==> inputs of 02-16 <==
==> flow/design.v <==
`timescale 1ns / 1ps
module ALU(
    input [7:0] A,
    input [7:0] B,
    output [7:0] Y
    );    
    assign Y = A + B;
endmodule
`timescale 1ns / 1ps
module ControlUnit(
    input [1:0] op,
    output reg ALUControl,
    output reg RegWrite,
    output reg MemRead,
    output reg MemWrite,
    output reg Branch
    );
    always @(op) begin
        case (op)
            2'b00: begin  
                ALUControl <= 1;
                RegWrite <= 1;
                MemRead <= 0;
                MemWrite <= 0;
                Branch <= 0;
            end
            2'b01: begin  
                ALUControl <= 0;
                RegWrite <= 1;
                MemRead <= 1;
                MemWrite <= 0;
                Branch <= 0;
            end
            2'b10: begin  
                ALUControl <= 0;
                RegWrite <= 0;
                MemRead <= 0;
                MemWrite <= 1;
                Branch <= 0;
            end
            2'b11: begin  
                ALUControl <= 0;
                RegWrite <= 0;
                MemRead <= 0;
                MemWrite <= 0;
                Branch <= 1;
            end
        endcase
    end
endmodule
`timescale 1ns / 1ps
module DataMemory(
	 input reset, 
    input clk,
    input [7:0] address,
    input [7:0] writeData,
    input MemWrite,
    input MemRead,
    output [7:0] readData
    );
    wire [7:0] memory [31:0];
    wire [4:0] index = address[4:0];
    genvar g;
    generate
        for (g = 0; g < 32; g = g + 1) begin : word
            reg [7:0] q;
            always @(posedge clk or posedge reset) begin
                if (reset)
                    q <= (g < 16) ? g : (8'd0 - (g - 16));
                else if (MemWrite && index == g)
                    q <= writeData;
            end
            assign memory[g] = q;
        end
    endgenerate
    assign readData = (MemRead) ? memory[index] : writeData;
endmodule
`timescale 1ns / 1ps
module Hex_to_7seg(
    input [3:0] hex,
    output reg [6:0] seg
    );
    always @ (hex) begin
        case (hex)
            4'd0: seg = 7'b0111111;  
            4'd1: seg = 7'b0000110;  
            4'd2: seg = 7'b1011011;  
            4'd3: seg = 7'b1001111;  
            4'd4: seg = 7'b1100110;  
            4'd5: seg = 7'b1101101;  
            4'd6: seg = 7'b1111101;  
            4'd7: seg = 7'b0000111;  
            4'd8: seg = 7'b1111111;  
            4'd9: seg = 7'b1101111;  
            4'd10: seg = 7'b1110111;  
            4'd11: seg = 7'b1111100;  
            4'd12: seg = 7'b0111001;  
            4'd13: seg = 7'b1011110;  
            4'd14: seg = 7'b1111001;  
            4'd15: seg = 7'b1110001;  
            default: seg = 7'b0000000;  
        endcase
    end
endmodule
`timescale 1ns / 1ps
module ProgramCounter(
    input clk,
    input reset,
    input [7:0] nextPC,
    output reg [7:0] PC
    );
    always @(posedge clk or posedge reset) begin
        if (reset)
            PC <= 8'b0;
        else
            PC <= nextPC;
    end
endmodule
`timescale 1ns / 1ps
module RegisterFile(
	 input reset,
    input [1:0] rs, rt, rd,
    input [7:0] writeData,
    input RegWrite,
    input clk,
    output [7:0] rsData, rtData
    );
    reg [7:0] registers [3:0];
always @(posedge clk or posedge reset) begin
    if (reset) begin
        registers[0] <= 8'b00000000;
        registers[1] <= 8'b00000000;
        registers[2] <= 8'b00000000;
        registers[3] <= 8'b00000000;
    end else if (RegWrite) begin
        registers[rd] <= writeData;
    end
end
    assign rsData = registers[rs];
    assign rtData = registers[rt];
endmodule
`timescale 1ns / 1ps
module Microprocessor(
    input oscillator,
    input reset,
    input [7:0] instruction,
    output [6:0] seg1,
    output [6:0] seg2,
    output [6:0] seg3,
    output [6:0] seg4,
    output [7:0] PC
);
    wire clk;
    wire [7:0] nextPC;
    wire [1:0] rs, rt, rd, RegisterDestination, operation;
    wire [7:0] rsData, rtData, writeData, ALUResult, MemoryResult, MemoryAddress;
    wire RegWrite, MemRead, MemWrite, Branch;
    assign clk = oscillator;
    assign rs = instruction[5:4];
    assign rt = instruction[3:2];
    assign rd = instruction[1:0];
    assign operation = instruction[7:6];
    ControlUnit cu(
        .op(instruction[7:6]),
        .ALUControl(ALUControl),
        .RegWrite(RegWrite),
        .MemRead(MemRead),
        .MemWrite(MemWrite),
        .Branch(Branch)
    );
	 assign writeData = (operation==2'b00) ? ALUResult 
	 			: (operation == 2'b11) ? {6'b000000, rd}
	 			: MemoryResult;
	 assign RegisterDestination = ALUControl ? rd : rt;
    RegisterFile rf(
        .reset(reset),
        .rs(rs),
        .rt(rt),
        .rd(RegisterDestination),
        .writeData(writeData),
        .RegWrite(RegWrite),
        .clk(clk),
        .rsData(rsData),
        .rtData(rtData)
    );
    ALU alu(
        .A(rsData),
        .B(rtData),
        .Y(ALUResult)
    );
	 assign MemoryAddress = (rd == 2'b00) ? rsData :
									(rd ==2'b01) ? rsData + 8'b00000001:
									(rd ==2'b10) ? rsData - 8'b00000010:
									(rd ==2'b11) ? rsData - 8'b00000001 :
									rsData;
    DataMemory dm(
        .reset(reset),
        .clk(clk),
        .address(MemoryAddress),
        .writeData(rtData),
        .MemWrite(MemWrite),
        .MemRead(MemRead),
        .readData(MemoryResult)
    );
    ProgramCounter pc(
        .clk(clk),
        .reset(reset),
        .nextPC(nextPC),
        .PC(PC)
    );
	 assign nextPC = (rd == 2'b00) ? PC + 1 :
                    (rd == 2'b01) ? (Branch ? PC + 2 : PC + 1) :
                    (rd == 2'b10) ? (Branch ? PC - 1 : PC + 1) :
                    (rd == 2'b11) ? (Branch ? PC : PC + 1) :
                    PC + 1;
    Hex_to_7seg display1(
        .hex(writeData[7:4]),
        .seg(seg1)
    );
    Hex_to_7seg display2(
        .hex(writeData[3:0]),
        .seg(seg2)
    );
	 Hex_to_7seg display3(
        .hex(PC[7:4]),
        .seg(seg3)
    );
    Hex_to_7seg display4(
        .hex(PC[3:0]),
        .seg(seg4)
    );
endmodule
==> flow/run.sh <==
#!/bin/bash
# the make line also repeats each setting of config.mk as NAME=value (left out here)
make -C /OpenROAD-flow-scripts/flow DESIGN_CONFIG=/design/flow/config.mk WORK_HOME=/design/flow/orfs CLKGATE_MAP_FILE= finish
==> flow/config.mk <==
export PLATFORM = sky130hd
export DESIGN_NAME = Microprocessor
export DESIGN_NICKNAME = Microprocessor
export VERILOG_FILES = /design/flow/design.v
export SDC_FILE = /design/flow/constraint.sdc
export NUM_CORES = 4
export LEC_CHECK = 0
export CAP_MARGIN = 20
export CORE_MARGIN = 2
export CORE_UTILIZATION = 40
export MIN_ROUTING_LAYER = met2
export SETUP_SLACK_MARGIN = 1.38
export SLEW_MARGIN = 35
export TNS_END_PERCENT = 90
==> flow/constraint.sdc <==
create_clock -name core_clock -period 5.94 [get_ports {oscillator}]
set_input_delay 1.1880 -clock core_clock [delete_from_list [all_inputs] [get_ports {oscillator}]]
set_output_delay 1.1880 -clock core_clock [all_outputs]
set_load 0.01 [all_outputs]
==> 08-20: changes against 02-16 <==
Settings changed: CAP_MARGIN 20 to 15, CORE_ASPECT_RATIO set to 0.68, CORE_UTILIZATION 40 to 57, CTS_CLUSTER_DIAMETER set to 238, GPL_ROUTABILITY_DRIVEN set to 1, MIN_ROUTING_LAYER met2 to met1, SETUP_SLACK_MARGIN 1.38 to 1.59, SLEW_MARGIN 35 to 5, TNS_END_PERCENT 90 to 5.
==> flow/constraint.sdc (replaced) <==
create_clock -name core_clock -period 7.48 [get_ports {oscillator}]
set_input_delay 1.4960 -clock core_clock [delete_from_list [all_inputs] [get_ports {oscillator}]]
set_output_delay 1.4960 -clock core_clock [all_outputs]
set_load 0.01 [all_outputs]
==> metrics.yaml <==
setup_path:
  path_depth: 20
  r2r_end: "rf.registers[2][7]$_DFFE_PP0P_"
floorplanning:
  core_area_um2: 28700
final_layout:
  comb-cell-share_pct: 42.3
  comb_cells: 1074
final_timing:
  setup_viol: 10
  worstMarginPinSlew_ns: 1.29
  worst_slack_ns: -0.116
  fmax_mhz: 132
pwr:
  powerClk_uw: 1580
outcome:
  outcome: "failed layout checks"
  check-failures: "negative setup slack"
job:
  tool_warnings: 64
The numbers above come from 08-20.

==> metrics.yaml <==
outcome:
  outcome: "failed layout checks"
  check-failures: "negative setup slack"
job:
  tool_warnings: 60
final_timing:
  setup_viol: 14
  worst_slack_ns: -1.07
  worstMarginPinSlew_ns: 0.896
  fmax_mhz: 143
setup_path:
  r2r_end: "rf.registers[0][7]$_DFFE_PP0P_"
  path_depth: 22
floorplanning:
  core_area_um2: 40900
pwr:
  powerClk_uw: 2330
yosys:
  netlist_instances: 1502
The numbers above come from 02-16.


* * *

==> run a: inputs <==
// Microprocessor: RTL as listed in full above, without the edits since
Settings: LEC_CHECK=0, ABC_AREA=1, CAP_MARGIN=20, CORE_MARGIN=2, CORE_UTILIZATION=66, SLEW_MARGIN=5; clock period 5.5 ns.
run.sh (not shown) runs the stock make flow with config.mk's settings and CLKGATE_MAP_FILE=.
==> run b (differences from run a) <==
Settings changed: ABC_AREA 1 to unset, CAP_MARGIN 20 to 15, CORE_ASPECT_RATIO set to 0.68, CORE_UTILIZATION 66 to 60, CTS_CLUSTER_DIAMETER set to 238, GPL_ROUTABILITY_DRIVEN set to 0, MIN_ROUTING_LAYER set to met1, SETUP_SLACK_MARGIN set to -0.14, TNS_END_PERCENT set to 40.
==> flow/constraint.sdc (replaced) <==
create_clock -name core_clock -period 7.48 [get_ports {oscillator}]
set_input_delay 1.4960 -clock core_clock [delete_from_list [all_inputs] [get_ports {oscillator}]]
set_output_delay 1.4960 -clock core_clock [all_outputs]
set_load 0.01 [all_outputs]
==> run c (differences from run a) <==
Settings changed: ABC_AREA 1 to unset, CORE_UTILIZATION 66 to 65, SLEW_MARGIN 5 to 20.
==> flow/constraint.sdc (replaced) <==
create_clock -name core_clock -period 5.44 [get_ports {oscillator}]
set_input_delay 1.0880 -clock core_clock [delete_from_list [all_inputs] [get_ports {oscillator}]]
set_output_delay 1.0880 -clock core_clock [all_outputs]
set_load 0.01 [all_outputs]
==> run d (differences from run a) <==
Settings changed: CAP_MARGIN 20 to 5, CELL_PAD_IN_SITES_GLOBAL_PLACEMENT set to 2, CORE_MARGIN 2 to 10, CORE_UTILIZATION 66 to 27, CTS_CLUSTER_DIAMETER set to 380, CTS_CLUSTER_SIZE set to 15, GPL_ROUTABILITY_DRIVEN set to 0, GPL_TIMING_DRIVEN set to 0, MAX_ROUTING_LAYER set to met4, MIN_ROUTING_LAYER set to met2, SLEW_MARGIN 5 to 35, TNS_END_PERCENT set to 85.
==> flow/constraint.sdc (replaced) <==
create_clock -name core_clock -period 10.0 [get_ports {oscillator}]
set_input_delay 2.0000 -clock core_clock [delete_from_list [all_inputs] [get_ports {oscillator}]]
set_output_delay 2.0000 -clock core_clock [all_outputs]
set_load 0.01 [all_outputs]
==> comparison <==
- Run c finished but failed the layout checks on setup timing. Run b ran to the end with violations: setup timing. Run d went through all stages and came out clean. Run a produced a layout that fails on setup timing.
- Register-to-register slack: run a < run c < run b < run d.
- Combinational power, highest first: run c, run a, run b, run d.
- Sequential share of layout area, highest first: run d, run b, run a, run c.
- Clock power: run d is lower than run c (about 55%).
- Worst hold slack: run d < run a < run b < run c.
- The highest setup slack belongs to run d, the lowest to run c.
==> figures <==
item	run c	run b	run d	run a
PostCTS Resize Cnt	159	106	0	263
Result of the run	complete, but fails checks	complete, but fails checks	no timing/DRC/antenna violations	complete, but fails checks
Layout check failures	setup timing	setup timing	-	setup timing
Mapped Cells	1502	1502	2156	2156
Non-clock inverter instance count of the final layout	34	34	142	142
Router iterations before antenna repair	10	12	9	9
Portion of total power attributed to combinational logic	51.4%	48.3%	39.2%	42.8%
Post-synth top area share	25.9%	25.9%	26.5%	26.5%
Number of nets in the layout	1945	1858	2287	2507
Arrival time at the worst endpoint	6.14 ns	6.20 ns	7.53 ns	5.08 ns
Number of gates on the worst path with buffers counted	24	25	29	33
Fill cell instance count of the final layout	1086	1845	6502	1080
Tapcells	330	364	773	324
Cell area after synthesis	0.0166 sq mm	0.0166 sq mm	0.0162 sq mm	0.0162 sq mm

* * *

==> inputs of maple <==
RTL: the design.v shown in full above, as it stands there.
==> flow/config.mk <==
export PLATFORM = sky130hd
export DESIGN_NAME = Microprocessor
export DESIGN_NICKNAME = Microprocessor
export VERILOG_FILES = /design/flow/design.v
export SDC_FILE = /design/flow/constraint.sdc
export NUM_CORES = 4
export LEC_CHECK = 0
export CAP_MARGIN = 20
export CORE_MARGIN = 2
export CORE_UTILIZATION = 68
export SLEW_MARGIN = 20
==> flow/constraint.sdc <==
create_clock -name core_clock -period 11.2 [get_ports {oscillator}]
set_input_delay 2.2400 -clock core_clock [delete_from_list [all_inputs] [get_ports {oscillator}]]
set_output_delay 2.2400 -clock core_clock [all_outputs]
set_load 0.01 [all_outputs]
==> pepper: changes against maple <==
Settings changed: ABC_AREA set to 1, CORE_UTILIZATION 68 to 72, MAX_ROUTING_LAYER set to met4, PLACE_DENSITY set to 0.64, SLEW_MARGIN 20 to 5.
==> flow/constraint.sdc (replaced) <==
create_clock -name core_clock -period 5.68 [get_ports {oscillator}]
set_input_delay 1.1360 -clock core_clock [delete_from_list [all_inputs] [get_ports {oscillator}]]
set_output_delay 1.1360 -clock core_clock [all_outputs]
set_load 0.01 [all_outputs]
==> deck_impl_summary.md <==
Synthesis and Place & Route Summary

Outcome
  • Outcome: complete, no violations

Worst setup path
  • CP max-delay cell: clkdlybuf4s50_1

Floorplanning
  • Die H: 160 um
  • Fp_density: 68.8%

Detailed routing
  • Final ANT Viol Nets: 0

Power
  • Internal power: 2.66 mW

Synth
  • Adder-Cell Fraction of Synth Area: 3.66%
# the run above: maple

==> deck_impl_summary.md <==
Run Summary

Outcome
  • Outcome: did not finish
  • Stage where the run ended: global routing (5_1_grt)

Floorplanning
  • Die H: approximately 150 um
  • Fp_density: 73.9%

Synth
  • Dominant comb cell: simple AND/OR/NAND/NOR gates
  • Syn Area/Cell: 7.53 um^2
  • Post-synth top area cell: dfrtp_1
  • Adder-Cell Fraction of Synth Area: under 10%

CTS
  • Hold Buf Count CTS: 0
  • Resized cells post-CTS: 299
# the run above: pepper


* * *

==> inputs of 10-11 <==
RTL: the design.v shown in full above, as it stands there.
Settings: LEC_CHECK=0, CAP_MARGIN=20, CORE_MARGIN=2, CORE_UTILIZATION=40, SLEW_MARGIN=20; clock period 9.77 ns.
==> inputs of 10-02, as changes to 10-11 <==
Settings changed: ABC_AREA set to 1, CORE_UTILIZATION 40 to 72, SLEW_MARGIN 20 to 40.
==> flow/constraint.sdc (replaced) <==
create_clock -name core_clock -period 5.68 [get_ports {oscillator}]
set_input_delay 1.1360 -clock core_clock [delete_from_list [all_inputs] [get_ports {oscillator}]]
set_output_delay 1.1360 -clock core_clock [all_outputs]
set_load 0.01 [all_outputs]
==> inputs of 06-09, as changes to 10-11 <==
Settings changed: ABC_AREA set to 1, CORE_UTILIZATION 40 to 72, CTS_CLUSTER_SIZE set to 81, HOLD_SLACK_MARGIN set to 0.28, PLACE_DENSITY_LB_ADDON set to 0.03, SETUP_SLACK_MARGIN set to -0.43, TNS_END_PERCENT set to 5.
==> flow/constraint.sdc (replaced) <==
create_clock -name core_clock -period 7.21 [get_ports {oscillator}]
set_input_delay 1.4420 -clock core_clock [delete_from_list [all_inputs] [get_ports {oscillator}]]
set_output_delay 1.4420 -clock core_clock [all_outputs]
set_load 0.01 [all_outputs]
==> comparison table <==
Outcome: 10-11 finished clean; 06-09 failed layout checks; 10-02 stopped before the end
Stage where the flow stopped: 10-11 -; 06-09 -; 10-02 global routing (5_1_grt)
Violated checks: 10-11 -; 06-09 setup timing; 10-02 -
Hold path startpoint: 10-11 dm.word[0].q[3]; 06-09 dm.word[15].q[4]; 10-02 -
Multi-input combinational cell count: 10-11 1,073; 06-09 1,628; 10-02 -
Hold path cells: 10-11 1; 06-09 2; 10-02 -
Area fraction in full adders, half adders and majority gates: 10-11 3.66%; 06-09 3.75%; 10-02 3.75%
Hold Path Sink: 10-11 dm.word[0].q[3]; 06-09 dm.word[15].q[4]; 10-02 -
Final tally of hold violations: 10-11 0; 06-09 0; 10-02 -
Area share of buffers outside the clock network: 10-11 8.31%; 06-09 9.49%; 10-02 -
Worst path setup slack after routing: 10-11 0.168 ns; 06-09 -0.196 ns; 10-02 -
Data arrival time of the critical path: 10-11 7.65 ns; 06-09 5.96 ns; 10-02 -
Count of plain and timing-repair buffers in the layout: 10-11 182; 06-09 222; 10-02 -
Post-synthesis average cell area: 10-11 11.1 µm²; 06-09 7.53 µm²; 10-02 7.53 µm²
Yosys cell count: 10-11 1,502; 06-09 2,156; 10-02 2,156
Cell kind with the greatest summed area: 10-11 combinational gates; 06-09 combinational gates; 10-02 -
# setup viols final: 10-11 0; 06-09 13; 10-02 -
Largest fanout of any net on the critical path: 10-11 9; 06-09 6; 10-02 -
Netlist area before placement: 10-11 16,600 µm²; 06-09 16,200 µm²; 10-02 16,200 µm²
Placed Cells: 10-11 2,114; 06-09 2,568; 10-02 2,581
Final Cell Area: 10-11 19,900 µm²; 06-09 19,100 µm²; 10-02 -
Worst slack on hold paths: 10-11 0.496 ns; 06-09 0.487 ns; 10-02 -
Power in combinational cells: 10-11 2350 µW; 06-09 2610 µW; 10-02 -
Top routing layer in use: 10-11 met5; 06-09 met4; 10-02 -
Power and IR drop assume default switching activity.
